== oak ==
Design WorkingFinal, start of the top module:
module WorkingFinal(input clk, input reset, input wire[15:0] mem_rdata, output wire[15:0] mem_addr, output wire[15:0] mem_wdata, output wire mem_we, output wire halt);
For scale: ~3,000 cells after synthesis, ~52 I/O pins, about 24,000 um^2 of cells after synthesis.
==> flow/config.mk <==
export PLATFORM = sky130hd
export DESIGN_NAME = WorkingFinal
export DESIGN_NICKNAME = WorkingFinal
export VERILOG_FILES = /design/flow/design.v
export SDC_FILE = /design/flow/constraint.sdc
export NUM_CORES = 4
export LEC_CHECK = 0
export CAP_MARGIN = 15
export CELL_PAD_IN_SITES_DETAIL_PLACEMENT = 1
export CORE_MARGIN = 2
export CORE_UTILIZATION = 40
export SLEW_MARGIN = 0
==> flow/constraint.sdc <==
create_clock -name core_clock -period 30.0 [get_ports {clk}]
set_input_delay 6.0000 -clock core_clock [delete_from_list [all_inputs] [get_ports {clk}]]
set_output_delay 6.0000 -clock core_clock [all_outputs]
set_load 0.01 [all_outputs]
run.sh (not shown) runs the stock make flow with config.mk's settings and CLKGATE_MAP_FILE=.
diff inputs: oak => pine
- CELL_PAD_IN_SITES_DETAIL_PLACEMENT no longer set, was 1
- CAP_MARGIN now 20, was 15
- SLEW_MARGIN now 20, was 0
- the clock period (ns, I/O delays scaled along) now 36.0, was 30.0
- Changes observed in pine relative to oak: fraction of area in clock buffers and inverters +0.46 points; non-clock buffer count went down 53; buffer-and-inverter tally for the worst setup path down 1; number of design-rule violations left by the first detailed-router iteration went up.
- Delta (pine minus oak): setup slack went up 1.11 ns.
- Delta (pine minus oak): utilization of the core after routing shows a reduction of 1.0 points; sequential cell count has remained practically unchanged.
- pine has completed all stages; timing, DRC and antenna checks passed.
diff inputs: pine => birch
- the clock period (ns, I/O delays scaled along) now 30.0, was 36.0
==> results <==
Re cell count listed in synth_stat.txt: no difference whatsoever between birch and pine. birch ended up with a lower worst setup timing slack at the placement stage than pine did. Cell area of birch exceeds that of pine slightly. birch ended up with or4_4 as its worst-path cell with the longest stage delay; pine ended up with a211oi_1. Run comparison: birch highest metal layer with signal wires met5; pine highest metal layer with signal wires met4.

---

Starting RTL as in the previous note.
## WorkingFinal
module WorkingFinal(input clk, input reset, input wire[15:0] mem_rdata, output wire[15:0] mem_addr, output wire[15:0] mem_wdata, output wire mem_we, output wire halt);
make LEC_CHECK=0 ABC_AREA=1 CAP_MARGIN=10 CELL_PAD_IN_SITES_DETAIL_PLACEMENT=0 CELL_PAD_IN_SITES_GLOBAL_PLACEMENT=1 CORE_MARGIN=3 CORE_UTILIZATION=53 CTS_CLUSTER_SIZE=80 GPL_ROUTABILITY_DRIVEN=0 HOLD_SLACK_MARGIN=0.05 PLACE_DENSITY=0.43 SLEW_MARGIN=10 finish   # period 18.1 ns
The baseline completed, yet does not pass: negative setup slack.
Change:
==> flow/config.mk (replaced) <==
export PLATFORM = sky130hd
export DESIGN_NAME = WorkingFinal
export DESIGN_NICKNAME = WorkingFinal
export VERILOG_FILES = /design/flow/design.v
export SDC_FILE = /design/flow/constraint.sdc
export NUM_CORES = 4
export LEC_CHECK = 0
export ABC_AREA = 1
export CAP_MARGIN = 20
export CORE_MARGIN = 2
export CORE_UTILIZATION = 71
export SLEW_MARGIN = 20
==> flow/constraint.sdc (replaced) <==
create_clock -name core_clock -period 36.0 [get_ports {clk}]
set_input_delay 7.2000 -clock core_clock [delete_from_list [all_inputs] [get_ports {clk}]]
set_output_delay 7.2000 -clock core_clock [all_outputs]
set_load 0.01 [all_outputs]
The changed run produced a clean layout.
Setup slack improved by 13000 ps.
Area after synthesis stays the same.

---

== v42 ==
WorkingFinal again, from the RTL that the note above started with.
==> flow/design.v (excerpt) <==
module WorkingFinal(input clk, input reset, input wire[15:0] mem_rdata, output wire[15:0] mem_addr, output wire[15:0] mem_wdata, output wire mem_we, output wire halt);
make LEC_CHECK=0 ABC_AREA=1 CAP_MARGIN=20 CORE_MARGIN=2 CORE_UTILIZATION=69 CTS_CLUSTER_DIAMETER=229 HOLD_SLACK_MARGIN=-0.1 MAX_ROUTING_LAYER=met4 PLACE_DENSITY=0.62 SLEW_MARGIN=20 TNS_END_PERCENT=5 finish   # period 17.5 ns
The log for v42 ends in global routing (5_1_grt) with error GRT-0116, so the run never completed.
The inputs of v44 differ from those of v42 as listed below.
- a deleted ABC_AREA that had been 1
- a deleted PLACE_DENSITY that had been 0.62
- an added SETUP_SLACK_MARGIN of 5.0
- a deleted CTS_CLUSTER_DIAMETER that had been 229
- a deleted HOLD_SLACK_MARGIN that had been -0.1
- a change of CORE_UTILIZATION from 69 to 58
- a deleted MAX_ROUTING_LAYER that had been met4
- a change of the clock period (ns, I/O delays scaled along) from 17.5 to 30.0
==> comparison <==
- v44: flow completed, timing, DRC and antenna clean
- Final weighted congestion in routability-driven placement is lower on v44
- Going from v42 to v44, adder and majority cell fraction of the synthesized area went down; synthesized area went up.
- Total nets after synthesis ended up 339 lower on v44 than on v42.
- Against v42 as the reference, v44 delivers a higher setup slack at placement.
- The die extent in y reported for v44 is greater than that of v42 by 21 µm.
- The lower number of instances in the synthesized netlist of v42 and v44 is in v44.
- Relative to v42, v44 degrades total die size.
The inputs of v39 differ from those of v44 as listed below.
- putting MAX_ROUTING_LAYER at met4 where nothing was set
- clearing TNS_END_PERCENT, which used to be 5
- swapping 58 for 63 in CORE_UTILIZATION
Findings:
- v39 got as far as global routing (5_1_grt), where a tool error ended the run.
- Changes observed in v39 relative to v44: number of buffers inserted by post-CTS setup repair climbed 26, post-synth design cell area barely changed.
- In the reports for v44 and v39, the larger final RePlAce weighted congestion belongs to v39.
- v39 improves on v44 in HPWL after detailed placement.
- Re cell count after placement: v39 is 27 down on v44.
- | total die size | v39 vs v44 | 3300 µm² lower |
- In the tables for v44 and v39, number of core rows reads lower with v39.
diff inputs: v39 => v1
- CORE_UTILIZATION changed from 63 to 64
- MAX_ROUTING_LAYER removed (was met4)
- ABC_AREA newly set to 1
- SETUP_SLACK_MARGIN removed (was 5.0)
- the clock period (ns, I/O delays scaled along) changed from 30.0 to 39.6
### Flow results
v1: done, clean on timing, DRC and antenna. On v1: effective utilization at floorplan is 1.7 points higher than what v39 gave. Cell count after synthesis is higher on v1. Number of CTS-inserted buffers, v1 and v39: lower on v1. Comparing v1 and v39, cell area reported after detailed placement is higher on v39. [v1] total placed cells including tap cells rose 318 relative to v39. Taking v1 over v39, the area of the chip ratio works out to 0.939. Against v39 as the reference, v1 delivers a lower netlist area before placement. | setup fix buffers added after clock tree synthesis | higher: v39 |. In the reports for v1 and v39, the smaller site row count belongs to v1.
## Diff of input files: v50 against v1
- putting CTS_CLUSTER_SIZE at 31 where nothing was set
- clearing ABC_AREA, which used to be 1
- swapping 64 for 68 in CORE_UTILIZATION
- swapping 39.6 for 29.1 in the clock period (ns, I/O delays scaled along)
[summary]
[compare] base=v1 new=v50: total track usage has increased, via density per instance rose by about 16%, via count now larger. STATUS clock period minus final worst setup slack: v50 wins against v1. [compare] base=v1 new=v50: first-iteration DRC count increased 665, die area decreased 1.2%, number of flip-flops and latches in the synthesized netlist essentially unchanged.

---

Setup of try-maple:
Starting RTL as in the previous note.
clock: 15.3 ns
lec_check: 0
abc_area: 1
cap_margin: 20
core_margin: 2
core_utilization: 72
cts_cluster_diameter: 385
cts_cluster_size: 98
slew_margin: 20
tns_end_percent: 5
try-maple never completed, since it errored out during global routing (5_1_grt).
### try-maple -> try-ember
- clearing CTS_CLUSTER_SIZE, which used to be 98
- clearing TNS_END_PERCENT, which used to be 5
- clearing CTS_CLUSTER_DIAMETER, which used to be 385
- swapping 15.3 for 36.0 in the clock period (ns, I/O delays scaled along)
--- outcome ---
Area of the mapped netlist came out exactly the same in try-ember and try-maple. The area after detailed placement number comes out higher for try-maple vs try-ember. From try-maple to try-ember the numbers moved as follows: post-synthesis register bit count held; post-cts gate resize count went down 64. try-maple → try-ember: pre-CTS setup slack went up 15.91 ns, half-perimeter wire length after detailed placement went down about 10%, synthesized cell count held. try-maple -> try-ember: post-synth net total delta 0, exact match. Re fraction of registers with async set or reset after synthesis: no difference whatsoever between try-ember and try-maple. Having completed the whole flow, try-ember delivered a layout that passed the timing, DRC and antenna checks. try-maple did not finish; a tool error ended it in global routing (5_1_grt). try-ember ended with more number of buffers added by the clock tree synthesis step than try-maple.
Modified inputs, try-garnet compared to try-ember
- CTS_CLUSTER_SIZE now 99, previously not set
- CORE_UTILIZATION now 52, was 72
- the clock period (ns, I/O delays scaled along) now 16.4, was 36.0
==> comparison <==
Comparing try-garnet against try-ember, there is no change at all in mean instance size in the synthesized netlist. The higher estimated wirelength of the detail-placed design of try-garnet and try-ember is in try-garnet. Re overall die area: try-ember was lower than try-garnet. Delta (try-garnet minus try-ember): floorplan die width shows an increase of 31 microns; post-placement cell count climbed 675; count of instances resized after the clock tree is built went up; number of buffers added for setup after CTS up 397; starting density of the core fell by 21 points. Per the comparison of try-garnet with try-ember, final RePlAce weighted congestion now smaller, net count entering floorplan comparable. Comparing try-garnet and try-ember, the one run not ending clean was try-garnet.
The inputs of try-tundra differ from those of try-garnet as listed below.
- swapping 52 for 57 in CORE_UTILIZATION
- swapping 16.4 for 16.5 in the clock period (ns, I/O delays scaled along)
### Flow results
- try-tundra: it failed with a tool error in global routing (5_1_grt), so there are no final results.
- Compared with try-garnet, in try-tundra total placed instance area fell about 0.35%; count of standard-cell rows fell 4; summed standard-cell area reported by yosys about even.
- On try-tundra: final estimated routing congestion in global placement is about 3.2% higher than what try-garnet gave.
- On try-tundra: post-CTS setup buffer count is 9.3% lower than what try-garnet gave.
- Comparing try-garnet against try-tundra, there is no change at all in proportion of synthesized flip-flops having asynchronous set or reset.
- try-tundra vs try-garnet: die area down in try-tundra
For try-sierra, these inputs were changed with respect to try-tundra:
- CTS_CLUSTER_SIZE: 99 -> 100
- CORE_UTILIZATION: 57 -> 53
- the clock period (ns, I/O delays scaled along): 16.5 -> 16.4
The log for try-sierra ends in global routing (5_1_grt) with error GRT-0116, so the run never completed.
Count of standard-cell rows ends up higher on try-sierra.
When try-sierra is set beside try-tundra, its initial standard-cell utilization of the core turns out to be 4.3 points smaller.
The placed wire-length estimate after detailed placement reported for try-sierra is greater than that of try-tundra by about 0.4%.
Post-synthesis compound-gate area fraction came out exactly the same in try-tundra and try-sierra.
Looking at area of the die, try-sierra sits above try-tundra.
Setup slack after placement was higher in the run labelled try-tundra.
Area after synthesis came out exactly the same in try-tundra and try-sierra.
